==> inputs of wip/yarrow <==
==> flow/design.v <==
 module ADDER_TREE#(parameter DATA_IN_WIDTH = 8,DATA_OUT_WIDTH = 16)
							(clk,rst_n,ena,data_in1,data_in2,data_out,done,	pipe
							);
 input clk,rst_n,ena;
 input [DATA_IN_WIDTH - 1:0] data_in1,data_in2;
 output [DATA_OUT_WIDTH:0] data_out;
 output done;
 reg signed done;
 reg signed [DATA_OUT_WIDTH:0] data_out;
output [6:0] pipe;
reg signed [6:0] pipe;
wire data_in2_b0,data_in2_b1,data_in2_b2,data_in2_b3,data_in2_b4,data_in2_b5,data_in2_b6,data_in2_b7;
wire [DATA_IN_WIDTH - 1:0] M_wire0,M_wire1,M_wire2,M_wire3,M_wire4,M_wire5,M_wire6,M_wire7;
reg signed  [DATA_IN_WIDTH - 1:0] M_reg0,M_reg1,M_reg2,M_reg3,M_reg4,M_reg5,M_reg6,M_reg7;
reg signed  [DATA_IN_WIDTH:0] M_reg_ls1_0,M_reg_ls1_1,M_reg_ls1_2,M_reg_ls1_3,M_reg_ls1_4,M_reg_ls1_5,M_reg_ls1_6,M_reg_ls1_7;
reg signed  [DATA_IN_WIDTH + 1:0] Adder_reg1_0,Adder_reg1_1,Adder_reg1_2,Adder_reg1_3;
reg signed  [DATA_IN_WIDTH + 3:0] Adder_reg1_ls2_0,Adder_reg1_ls2_1,Adder_reg1_ls2_2,Adder_reg1_ls2_3,Adder_reg2_0,Adder_reg2_1;
reg signed  [DATA_IN_WIDTH + DATA_IN_WIDTH - 1:0] Adder_reg2_ls4_0,Adder_reg2_ls4_1;
reg signed  [DATA_IN_WIDTH + DATA_IN_WIDTH - 1:0] Adder_reg3_1;
assign data_in2_b0 = data_in2[0];
assign data_in2_b1 = data_in2[1];
assign data_in2_b2 = data_in2[2];
assign data_in2_b3 = data_in2[3];
assign data_in2_b4 = data_in2[4];
assign data_in2_b5 = data_in2[5];
assign data_in2_b6 = data_in2[6];
assign data_in2_b7 = data_in2[7];
assign M_wire0 = data_in2_b0 ? data_in1 : 0;
assign M_wire1 = data_in2_b1 ? data_in1 : 0;
assign M_wire2 = data_in2_b2 ? data_in1 : 0;
assign M_wire3 = data_in2_b3 ? data_in1 : 0;
assign M_wire4 = data_in2_b4 ? data_in1 : 0;
assign M_wire5 = data_in2_b5 ? data_in1 : 0;
assign M_wire6 = data_in2_b6 ? data_in1 : 0;
assign M_wire7 = data_in2_b7 ? data_in1 : 0;
always @(posedge clk or negedge rst_n)
  begin
    if(!rst_n)
	   begin
		   M_reg0 <= 0;
			M_reg1 <= 0;
			M_reg2 <= 0;
			M_reg3 <= 0;
			M_reg4 <= 0;
			M_reg5 <= 0;
			M_reg6 <= 0;
			M_reg7 <= 0;
			pipe[0] <= 0;
		end
	 else
	   begin
		  if(ena)
		    begin
			   M_reg0 <= M_wire0;
				M_reg1 <= M_wire1;
				M_reg2 <= M_wire2;
				M_reg3 <= M_wire3;
				M_reg4 <= M_wire4;
				M_reg5 <= M_wire5;
				M_reg6 <= M_wire6;
				M_reg7 <= M_wire7;
				pipe[0] <= 1;
			 end
		end
  end
always @(posedge clk or negedge rst_n)
  begin
    if(!rst_n)
	   begin
		   M_reg_ls1_0 <= 0;
			M_reg_ls1_1 <= 0;
			M_reg_ls1_2 <= 0;
			M_reg_ls1_3 <= 0;
			M_reg_ls1_4 <= 0;
			M_reg_ls1_5 <= 0;
			M_reg_ls1_6 <= 0;
			M_reg_ls1_7 <= 0;
			pipe[1] <= 0;
		end
	 else
	   begin
		  if(pipe[0])
		    begin
			   M_reg_ls1_0 <= M_reg0;
				M_reg_ls1_1 <= {M_reg1[7:0],1'b0};
				M_reg_ls1_2 <= M_reg2;
				M_reg_ls1_3 <= {M_reg3[7:0],1'b0};
				M_reg_ls1_4 <= M_reg4;
				M_reg_ls1_5 <= {M_reg5[7:0],1'b0};
				M_reg_ls1_6 <= M_reg6;
				M_reg_ls1_7 <= {M_reg7[7:0],1'b0};
				pipe[1] <= 1;
			 end
		end
  end
always @(posedge clk or negedge rst_n)
  begin
    if(!rst_n)
	   begin
		   Adder_reg1_0 <= 0;
			Adder_reg1_1 <= 0;
			Adder_reg1_2 <= 0;
			Adder_reg1_3 <= 0;
			pipe[2] <= 0;
		end
	 else
	   begin
		  if(pipe[1])
		    begin
			   Adder_reg1_0 <= M_reg_ls1_0 + M_reg_ls1_1;
				Adder_reg1_1 <= M_reg_ls1_2 + M_reg_ls1_3;
				Adder_reg1_2 <= M_reg_ls1_4 + M_reg_ls1_5;
				Adder_reg1_3 <= M_reg_ls1_6 + M_reg_ls1_7;
				pipe[2] <= 1;
			 end
		end
  end
always @(posedge clk or negedge rst_n)
  begin
    if(!rst_n)
	   begin
		   Adder_reg1_ls2_0 <= 0;
			Adder_reg1_ls2_1 <= 0;
			Adder_reg1_ls2_2 <= 0;
			Adder_reg1_ls2_3 <= 0;
			pipe[3] <= 0;
		end
	 else
	   begin
		  if(pipe[2])
		    begin
			   Adder_reg1_ls2_0 <= Adder_reg1_0;
				Adder_reg1_ls2_1 <= {Adder_reg1_1[9:0],2'b0};
				Adder_reg1_ls2_2 <= Adder_reg1_2;
				Adder_reg1_ls2_3 <= {Adder_reg1_3[9:0],2'b0};
				pipe[3] <= 1;
			 end
		end
  end
 always @(posedge clk or negedge rst_n)
  begin
    if(!rst_n)
	   begin
		   Adder_reg2_0 <= 0;
			Adder_reg2_1 <= 0;
			pipe[4] <= 0;
		end
	 else
	   begin
		  if(pipe[3])
		    begin
			   Adder_reg2_0 <= Adder_reg1_ls2_0 + Adder_reg1_ls2_1;
				Adder_reg2_1 <= Adder_reg1_ls2_2 + Adder_reg1_ls2_3;
				pipe[4] <= 1;
			 end
		end
  end
  always @(posedge clk or negedge rst_n)
  begin
    if(!rst_n)
	   begin
		   Adder_reg2_ls4_0 <= 0;
		   Adder_reg2_ls4_1 <= 0;
			pipe[5] <= 0;
		end
	 else
	   begin
		  if(pipe[4])
		    begin
				Adder_reg2_ls4_0 <= Adder_reg2_0;
				Adder_reg2_ls4_1 <= {Adder_reg2_1[11:0],4'b0};
				pipe[5] <= 1;
			 end
		end
  end
 always @(posedge clk or negedge rst_n)
  begin
    if(!rst_n)
	   begin
		   Adder_reg3_1 <= 0;
			pipe[6] <= 0;
		end
	 else
	   begin
		  if(pipe[5])
		    begin
			   Adder_reg3_1 <= Adder_reg2_ls4_0 + Adder_reg2_ls4_1;
				pipe[6] <= 1;
			 end
		end
  end
always @(posedge clk or negedge rst_n)
  begin
    if(!rst_n)
	   begin
		  data_out <= 0;
		  done <= 0; 
		end
	 else
	   begin
		  if(pipe[6])
		    begin
			  data_out <= Adder_reg3_1;
			  done <= 1'b1;
			 end
		end
  end
 endmodule 
==> flow/run.sh <==
#!/bin/bash
# the make line also repeats each setting of config.mk as NAME=value (left out here)
make -C /OpenROAD-flow-scripts/flow DESIGN_CONFIG=/design/flow/config.mk WORK_HOME=/design/flow/orfs CLKGATE_MAP_FILE= finish
==> flow/config.mk <==
export PLATFORM = sky130hd
export DESIGN_NAME = ADDER_TREE
export DESIGN_NICKNAME = ADDER_TREE
export VERILOG_FILES = /design/flow/design.v
export SDC_FILE = /design/flow/constraint.sdc
export NUM_CORES = 4
export LEC_CHECK = 0
export CAP_MARGIN = 20
export CORE_MARGIN = 2
export CORE_UTILIZATION = 40
export SLEW_MARGIN = 20
==> flow/constraint.sdc <==
create_clock -name core_clock -period 4.0 [get_ports {clk}]
set_input_delay 0.8000 -clock core_clock [delete_from_list [all_inputs] [get_ports {clk}]]
set_output_delay 0.8000 -clock core_clock [all_outputs]
set_load 0.01 [all_outputs]
==> wip/violet: changes against wip/yarrow <==
--- a/flow/config.mk
+++ b/flow/config.mk
@@ -8,4 +8,6 @@
 export CAP_MARGIN = 20
 export CORE_MARGIN = 2
-export CORE_UTILIZATION = 40
+export CORE_UTILIZATION = 70
+export CTS_CLUSTER_SIZE = 36
+export SETUP_SLACK_MARGIN = 0.72
 export SLEW_MARGIN = 20
==> flow/constraint.sdc (replaced) <==
create_clock -name core_clock -period 2.67 [get_ports {clk}]
set_input_delay 0.5340 -clock core_clock [delete_from_list [all_inputs] [get_ports {clk}]]
set_output_delay 0.5340 -clock core_clock [all_outputs]
set_load 0.01 [all_outputs]
==> wip/juniper: changes against wip/yarrow <==
--- a/flow/config.mk
+++ b/flow/config.mk
@@ -6,6 +6,9 @@
 export NUM_CORES = 4
 export LEC_CHECK = 0
-export CAP_MARGIN = 20
+export CAP_MARGIN = 5
 export CORE_MARGIN = 2
-export CORE_UTILIZATION = 40
+export CORE_UTILIZATION = 69
+export CTS_CLUSTER_DIAMETER = 371
+export CTS_CLUSTER_SIZE = 15
+export SETUP_SLACK_MARGIN = -0.16
 export SLEW_MARGIN = 20
==> flow/constraint.sdc (replaced) <==
create_clock -name core_clock -period 2.05 [get_ports {clk}]
set_input_delay 0.4100 -clock core_clock [delete_from_list [all_inputs] [get_ports {clk}]]
set_output_delay 0.4100 -clock core_clock [all_outputs]
set_load 0.01 [all_outputs]
==> results <==
| item | wip/juniper | wip/yarrow | wip/violet |
|---|---|---|---|
| Final count of negative-setup-slack endpoints | 4 | 0 | 0 |
| Floorplan core density | 69.93% | 40.42% | 71.80% |
| Switching part of the total | 28.98% | 28.37% | 28.24% |
| GRT met2 Usage | 41.15% | 22.29% | 43.62% |
| Vertical die dimension | 144.0 µm | 187.9 µm | 143.0 µm |
| Net switching component of the power | 4.747 mW | 2.656 mW | 3.996 mW |
| Leak Pwr | 6.968 nW | 7.058 nW | 7.241 nW |
| Wire length of the first global-routing pass | 41100 µm | 42880 µm | 42790 µm |
| Setup Buffers After CTS | 0 | 0 | 11 |
| Routability congestion estimate | 0.8182 | 0.7731 | 0.8001 |
| Critical path buffer and inverter count | 0 | 1 | 0 |
| Worst r2r src | M_reg_ls1_6[1] | M_reg_ls1_4[1] | M_reg_ls1_2[1] |
| Initial detailed-routing violation count | 358 | 351 | 436 |
| Post-cts gate resize count | 0 | 0 | 43 |
| Maximum number of pins on one net before global-route repair | 67 | 96 | 67 |
| Arrival time worst endpoint | 2560 ps | 2220 ps | 2450 ps |
| Total non-filler cell area in the finished layout | 15030 µm² | 15490 µm² | 15730 µm² |
| Result of the run | complete, but fails checks | timing/DRC/antenna clean | timing/DRC/antenna clean |
| Violated checks | setup timing | - | - |
| Clock share of power | 24.5% | 33.2% | 31.8% |
| Worst path max stage delay | 410 ps | 1010 ps | 390 ps |
Power figures rest on the tool's default switching activity, not on a simulated workload.
